## run 1
Design dma_controller, start of the top module:
module dma_controller(
    input wire clk,
    input wire reset,
    input wire trigger,
    input wire [4:0] length,
    input wire [31:0] source_address,
    input wire [31:0] destination_add,
    input wire ARREADY,
    input wire [31:0] RDATA,
    input wire RVALID,
    input wire AWREADY,
    input wire WREADY,
    input wire BVALID,
    output reg done,
    output reg [31:0] ARADDR,
    output reg ARVALID,
    output reg RREADY,
    output reg [31:0] AWADDR,
    output reg AWVALID,
    output reg [31:0] WDATA,
    output reg WVALID,
    output reg BREADY
);
For scale: about 210 I/O pins.
clock: 2.25 ns
lec_check: 0
cap_margin: 5
core_margin: 2
core_utilization: 72
cts_cluster_size: 15
slew_margin: 20
run.sh (not shown) runs the stock make flow with config.mk's settings and CLKGATE_MAP_FILE=.
Although run 1 finished all stages, its layout failed final checks on negative setup slack.
Inputs modified between run 1 and run 2:
Settings: CAP_MARGIN now 20, was 5; CTS_CLUSTER_SIZE now 98, was 15; CORE_UTILIZATION now 52, was 72; the clock period (ns, I/O delays scaled along) now 1.84, was 2.25.
## What came out
Across run 1 and run 2, no clean finish was achieved. Cell with the largest stage delay on the worst path: sky130_fd_sc_hd__a222oi_1 -> run 1, sky130_fd_sc_hd__dfrtp_2 -> run 2. Count of clock-net buffers in the final layout went up by a little under 10% going from run 1 to run 2. Re share of the cycle needed by the critical path after routing: run 1 was lower than run 2. Summary: with run 1 as the reference, via total after detailed routing in run 2 moved down by a few percent. Antenna diode count came out exactly the same in run 1 and run 2. On run 2: sequential share of layout area is 6.7 points lower than what run 1 gave.
diff inputs: run 2 => run 3
Settings: clearing CTS_CLUSTER_SIZE, which used to be 98; swapping 52 for 44 in CORE_UTILIZATION; swapping 1.84 for 2.52 in the clock period (ns, I/O delays scaled along).
Results
Run 3 finished end to end and its layout was clean on timing, DRC and antenna. Looking only at post-layout total power, and setting everything else aside, the lower value of run 2 and run 3 goes to run 3. Going from run 2 to run 3, routed length per instance shrinks by about 11%. The run showing the smaller placed cell count is run 2. Diff run 2 and run 3: wire length lower in run 3. Going from run 2 to run 3, final non-filler cell area decreased by about 11% relative to the old numbers; net count reported at finish decreased by about 9% relative to the old numbers; final tally of setup violations decreased by 617 relative to the old numbers; core utilization decreased by 18 points relative to the old numbers; final cycle utilization of the critical path decreased by 24 points relative to the old numbers. Against run 2, internal portion of total power in run 3 came out better. The higher layout buffering overhead excluding clock cells of run 2 and run 3 is in run 2.
What run 4 does differently from run 3 at the input level:
Settings: PLACE_DENSITY now 0.37, previously not set; ABC_AREA now 1, previously not set; CORE_UTILIZATION now 69, was 44; the clock period (ns, I/O delays scaled along) now 2.13, was 2.52.
==> results <==
The final report for run 4 shows a completed flow and a layout that fails verification, specifically negative setup slack.
Re register share after synthesis: run 4 is 4.7 points down on run 3.
Against run 3, post-detailed-routing wire length in run 4 came out worse.
Diff run 3 -> run 4: number of unique standard cell types used by synthesis saw a decrease; adder and majority cell fraction of the synthesized area saw little to no change; combinational share of power saw an increase.
For the multiplexer fraction of the synthesized cell area, run 4 came in 2.1 points lower than run 3 did.
[compare] base=run 3 new=run 4: share of power burned in the clock network decreased by 4.4 points relative to the old numbers; setup fix buffers added after clock tree synthesis +1; wire length of the first global-routing pass rose about 25%.
For the total routing usage reported by global routing, run 4 came in 19 points higher than run 3 did.

---

onyx:
dma_controller again, from the RTL that the note above started with.
Design dma_controller, start of the top module:
module dma_controller(
    input wire clk,
    input wire reset,
    input wire trigger,
    input wire [4:0] length,
    input wire [31:0] source_address,
    input wire [31:0] destination_add,
    input wire ARREADY,
    input wire [31:0] RDATA,
    input wire RVALID,
    input wire AWREADY,
    input wire WREADY,
    input wire BVALID,
    output reg done,
    output reg [31:0] ARADDR,
    output reg ARVALID,
    output reg RREADY,
    output reg [31:0] AWADDR,
    output reg AWVALID,
    output reg [31:0] WDATA,
    output reg WVALID,
    output reg BREADY
);
clock: 4.0 ns
lec_check: 0
cap_margin: 20
cell_pad_in_sites_global_placement: 2
core_margin: 10
core_utilization: 15
max_routing_layer: met4
place_density_lb_addon: 0.12
slew_margin: 35
tns_end_percent: 70
Having completed the whole flow, onyx delivered a layout that passed the timing, design-rule and antenna checks.
Edits applied to the flow inputs when going from onyx to maple:
- TNS_END_PERCENT removed (was 70)
- PLACE_DENSITY_LB_ADDON removed (was 0.12)
- SETUP_SLACK_MARGIN newly set to 0.56
- SLEW_MARGIN changed from 35 to 20
- CORE_MARGIN changed from 10 to 2
- CELL_PAD_IN_SITES_GLOBAL_PLACEMENT removed (was 2)
- MAX_ROUTING_LAYER removed (was met4)
- CORE_UTILIZATION changed from 15 to 66
- the clock period (ns, I/O delays scaled along) changed from 4.0 to 3.28
==> comparison <==
Compared to onyx, maple has overall routing resource usage 22 points higher. In maple relative to onyx, maximum operating frequency had gone up by more than 10%. Sort maple and onyx by final cell count desc -> top: onyx.
The inputs of lagoon differ from those of maple as listed below.
- SETUP_SLACK_MARGIN removed (was 0.56)
- CORE_UTILIZATION changed from 66 to 28
- the clock period (ns, I/O delays scaled along) changed from 3.28 to 2.9
### Flow results
- Every run in the comparison, maple and lagoon, completed the flow with a clean layout.
- Changes observed in lagoon relative to maple: clock buffer count from CTS higher; cell area after layout higher.
- Clock period minus worst slack on lagoon is down relative to maple.
- Non-clock buffer count, lagoon vs maple: up by a few percent
- Lower count of fill cells added during filler insertion among maple and lagoon: maple
- In lagoon relative to maple, first-pass GRT wire length had gone up by a few percent.
Input-level comparison between willow and lagoon:
- CTS_CLUSTER_SIZE newly set to 40
- SETUP_SLACK_MARGIN newly set to 0.6
- CORE_UTILIZATION changed from 28 to 70
- the clock period (ns, I/O delays scaled along) changed from 2.9 to 2.08
--- outcome ---
The sole clean run among willow and lagoon is lagoon. No crash in willow: every stage finished, but the layout fails its final checks due to setup timing. Looking at multi-input combinational area share, willow sits above lagoon. Comparing willow and lagoon, the higher setup total negative slack is on lagoon. Diff lagoon -> willow: wire length of the first global-routing pass grew by 22000 um; combinational cell area excluding buffers and inverters climbed 11%; number of buffers and inverters on the critical path increased by 1 relative to the old numbers; layout buffer count excluding clock buffers went up. Re quantity of hold-fixing buffers added after cts: no difference whatsoever between lagoon and willow. Area: willow vs lagoon -> willow larger. Total power: willow above lagoon. | tally of clock buffers in the finished layout | higher: willow |.

---

Starting RTL as in the previous note.
Settings: LEC_CHECK=0, CAP_MARGIN=15, CORE_MARGIN=2, CORE_UTILIZATION=71, CTS_CLUSTER_SIZE=41, MAX_ROUTING_LAYER=met4, SLEW_MARGIN=20; clock period 3.24 ns.
Then changed:
Settings changed: CAP_MARGIN 15 to 20, CORE_UTILIZATION 71 to 12, CTS_CLUSTER_SIZE 41 to not set, MAX_ROUTING_LAYER met4 to not set.
Clock period 3.24 ns to 4.02 ns, I/O delays scaled along.
What happened: Clock-buffer cell count rises by 7; combinational power came out lower by 22%; clock power drops by 12%.
Then changed:
Settings changed: CORE_UTILIZATION 12 to 72.
Clock period 4.02 ns to 2.22 ns, I/O delays scaled along.
Outcome:
- The changed run finished with setup timing left
- first-iteration DRC count went up to 2.6 times its value
- routed wire length went up by 13%
- clock power went up by 78%
- clock-buffer cell count went down by 17
- synthesized area does not change

---

Setup of run A:
Starting RTL as in the previous note.
==> flow/config.mk <==
export PLATFORM = sky130hd
export DESIGN_NAME = dma_controller
export DESIGN_NICKNAME = dma_controller
export VERILOG_FILES = /design/flow/design.v
export SDC_FILE = /design/flow/constraint.sdc
export NUM_CORES = 4
export LEC_CHECK = 0
export CAP_MARGIN = 20
export CORE_MARGIN = 2
export CORE_UTILIZATION = 66
export CTS_CLUSTER_SIZE = 36
export SLEW_MARGIN = 20
==> flow/constraint.sdc <==
create_clock -name core_clock -period 1.61 [get_ports {clk}]
set_input_delay 0.3220 -clock core_clock [delete_from_list [all_inputs] [get_ports {clk}]]
set_output_delay 0.3220 -clock core_clock [all_outputs]
set_load 0.01 [all_outputs]
In run A the implementation completed, yet the final layout does not meet the checks, the culprit being setup timing.
--- input diff run A..run B ---
- CTS_CLUSTER_SIZE: 36 -> unset
- CORE_UTILIZATION: 66 -> 69
- the clock period (ns, I/O delays scaled along): 1.61 -> 2.47
--- outcome ---
Diff run A and run B: path length in cells of the critical path lower in run B. Max-slew headroom at the worst pin came out lower on run B than on run A. Run B ran to completion and came out clean on the timing, design-rule and antenna checks. Run comparison: run B top power consumer group sequential cells; run A top power consumer group combinational logic. Of the two candidates, run A has the worse worst hold slack and run B the better one. Across both runs, weighted congestion reported at the end of routability-driven placement was lower for run B than for run A.
Modified inputs, run C compared to run B
- CORE_UTILIZATION: 69 -> 64
- the clock period (ns, I/O delays scaled along): 2.47 -> 2.08
Nothing crashed in run C and all stages finished; the problem is that the final layout failed, the offending checks being setup timing. Run B -> run C: total clock network power increased by more than 10%. Looking at number of cells on the critical path, run C sits above run B. Wire: run C routes more than run B. Summary: with run B as the reference, number of nets at the end of the flow in run C moved up by a few percent. Capturing instance or port of the critical path = fifo.read_data[10]: run B; capturing instance or port of the critical path = fifo.read_data[29]: run C. Taking run B as the reference point, the slack of the critical path of run C falls by 0.32 ns. Run B → run C: cell area now larger, cell area reported after detailed placement now larger. Final cell count: run C > run B. Compared with run B, run C shows a lower post-route minimum period. Relative to run B, worst vdd rail ir drop has increased by about 32% in run C.
Edits applied to the flow inputs when going from run C to run D:
- CORE_UTILIZATION now 66, was 64
- CTS_CLUSTER_SIZE now 25, previously not set
- the clock period (ns, I/O delays scaled along) now 1.61, was 2.08
Comparing first-pass GRT wire length for run D and run C, the bigger number came from run D. NOTE number of clock buffers inserted by TritonCTS run C->run D decreased by a few percent. Row setup slack: run D lower / run C higher. Diff run C..run D | count of input and output buffers | negligible. Each of run D and run C falls short of a clean finish. What the final checks of run C revealed, after a flow that finished every stage, was a layout that fails on setup timing.
What run E does differently from run D at the input level:
- CORE_UTILIZATION now 40, was 66
- CTS_CLUSTER_SIZE no longer set, was 25
- CELL_PAD_IN_SITES_DETAIL_PLACEMENT now 1, previously not set
- the clock period (ns, I/O delays scaled along) now 3.2, was 1.61
Run E | status: complete | timing, DRC, antenna: pass. Compared with run D, in run E worst endpoint required time rose by 1.53 ns; relative area of non-clock buffer cells in the final design saw a decrease; number of rows in the core area moved up; pin count of the biggest net entering global routing saw an increase; fraction of met3 tracks used by global routing now smaller. Compared with run D, run E shows total length of routed met3 wires that has gone down by more than half. Of run D and run E, run E shows the higher setup slack at placement, with run D below it.
Setup changes, run E to run F
- CELL_PAD_IN_SITES_DETAIL_PLACEMENT removed (was 1)
- the clock period (ns, I/O delays scaled along) changed from 3.2 to 2.9
==> comparison <==
Run F completed every stage of the flow, and the final layout passed the timing, design-rule and antenna checks.
[compare] base=run E new=run F: global-route wire length before repair saw a decrease; detailed-routed wire length on met2 decreased by 11% relative to the old numbers; combinational share of power now smaller; power after layout now sits higher.

---

dma_controller again, from the RTL that the note above started with.
clock: 2.26 ns
lec_check: 0
cap_margin: 5
core_margin: 2
core_utilization: 72
cts_cluster_size: 15
slew_margin: 40
The first run completed and failed the layout checks on negative setup slack.
Edit:
- CAP_MARGIN: 5 -> 20
- CORE_UTILIZATION: 72 -> 65
- CTS_CLUSTER_SIZE: 15 -> unset
- SLEW_MARGIN: 40 -> 20
- clock period: 2.26 -> 1.99 ns (I/O delays scaled with it)
The new run ran to the end with violations: negative setup slack.
Wire length rises by a little under a tenth.
Design area went up by a few percent.
Non-clock buffer count came out higher by 119.
Global-route usage went down by 2.9 points.
Register-to-register slack is worse by 90 ps.
Critical path depth goes up by 1.
Maximum frequency climbs by a little under a tenth.
Total power came out higher by about a fifth.
Area after synthesis is unchanged.
Worst hold slack got worse by 83 ps.
Combinational power climbs by a quarter to a third.
Edit:
- CORE_UTILIZATION: 65 -> 70
- CTS_CLUSTER_SIZE: unset -> 37
- SETUP_SLACK_MARGIN: unset -> 0.52
Effect:
- The changed run completed, yet does not pass: negative setup slack
- clock-buffer cell count drops by 9
- total power climbs by 9.1%
- fmax drops by 21%
- die area drops by 7.0%
- clock power climbs by about 10%
- via count climbs by 13%
- setup slack gets worse by 640 ps
- sequential cell count does not change
- utilization climbs by 7.9 points
- global-route usage climbs by 8.0 points

---

job 7135:
Starting RTL as in the previous note.
Settings: LEC_CHECK=0, CAP_MARGIN=20, CELL_PAD_IN_SITES_GLOBAL_PLACEMENT=2, CORE_MARGIN=10, CORE_UTILIZATION=24, CTS_CLUSTER_DIAMETER=245, GPL_ROUTABILITY_DRIVEN=1, HOLD_SLACK_MARGIN=0.15, MAX_ROUTING_LAYER=met4, MIN_ROUTING_LAYER=met2, PLACE_DENSITY_LB_ADDON=0.12, SLEW_MARGIN=25, TNS_END_PERCENT=60; clock period 3.52 ns.
Relative to job 7135, the following input files were edited for job 4824:
Settings: GPL_ROUTABILITY_DRIVEN no longer set, was 1; CTS_CLUSTER_DIAMETER no longer set, was 245; PLACE_DENSITY_LB_ADDON no longer set, was 0.12; MIN_ROUTING_LAYER no longer set, was met2; CORE_UTILIZATION now 40, was 24; SLEW_MARGIN now 20, was 25; CELL_PAD_IN_SITES_GLOBAL_PLACEMENT no longer set, was 2; TNS_END_PERCENT now 70, was 60; HOLD_SLACK_MARGIN no longer set, was 0.15; the clock period (ns, I/O delays scaled along) now 4.0, was 3.52.
Notes after the runs:
Relative area change from synthesis to final layout in job 4824 is 5.4 points lower than in job 7135. Job 4824 vs job 7135: die area down. Going from job 7135 to job 4824, the sequential fraction of total cell area was found to have gone up by 2.6 points. Job 4824 against job 7135: met2 global-route usage up 5.6 points; core utilization of the finished layout up 18 points; non-clock buffer count in the final layout down 13%. Summary: fmax, job 4824 worse than job 7135. Summary of the comparison: delay of the slowest cell on the worst path is higher in job 4824, relative to job 7135. Compared with job 7135, in job 4824 number of clock buffers inserted by TritonCTS decreased 14%, setup slack shows an increase of 0.42 ns, data arrival time of the critical path fell by 0.05 ns.

---

dma_controller again, from the RTL that the note above started with.
Settings: LEC_CHECK=0, CAP_MARGIN=15, CORE_MARGIN=2, CORE_UTILIZATION=71, CTS_CLUSTER_DIAMETER=27, CTS_CLUSTER_SIZE=41, HOLD_SLACK_MARGIN=-0.04, MAX_ROUTING_LAYER=met4, SLEW_MARGIN=20; clock period 3.24 ns.
Then changed:
CTS_CLUSTER_DIAMETER = 29   (was 27)
HOLD_SLACK_MARGIN = -0.09   (was -0.04)
SETUP_SLACK_MARGIN = 0.91   (was default)
The new run finished with timing, DRC and antenna clean.
Total power went up by a little under a tenth.
Worst setup slack degrades by 0.077 ns.
Non-clock buffer count grows by 59.
Via count increases by about a fifth.
Clock skew came out higher by 0.017 ns.
Final area went up by a few percent.
Hold slack degrades by 0.015 ns.
Synthesized cell count does not change.
Flip-flop count is unchanged.
Global-route usage rises by 3.6 points.
Synthesized area is unchanged.

---

dma_controller again, from the RTL that the note above started with.
Settings: LEC_CHECK=0, CAP_MARGIN=10, CORE_MARGIN=2, CORE_UTILIZATION=72, CTS_CLUSTER_DIAMETER=79, CTS_CLUSTER_SIZE=25, HOLD_SLACK_MARGIN=0.3, SLEW_MARGIN=20; clock period 2.17 ns.
The starting point finished but fails on setup timing.
Change:
CTS_CLUSTER_DIAMETER = default   (was 79)
CTS_CLUSTER_SIZE = 15   (was 25)
HOLD_SLACK_MARGIN = default   (was 0.3)
clock period = 1.99 ns   (was 2.17 ns; I/O delays follow)
The new run never finished: it broke off in 5_1_grt.
Die size is unchanged.
Synthesized area stays the same.
Synthesized cell count does not change.
Change:
CTS_CLUSTER_DIAMETER = 28   (was default)
CTS_CLUSTER_SIZE = 25   (was 15)
clock period = 2.16 ns   (was 1.99 ns; I/O delays follow)
Effect: The new run never finished: it broke off in 5_1_grt; die size stays the same; synthesized cell count is unchanged; area after synthesis is unchanged.
Power and IR drop assume default switching activity.
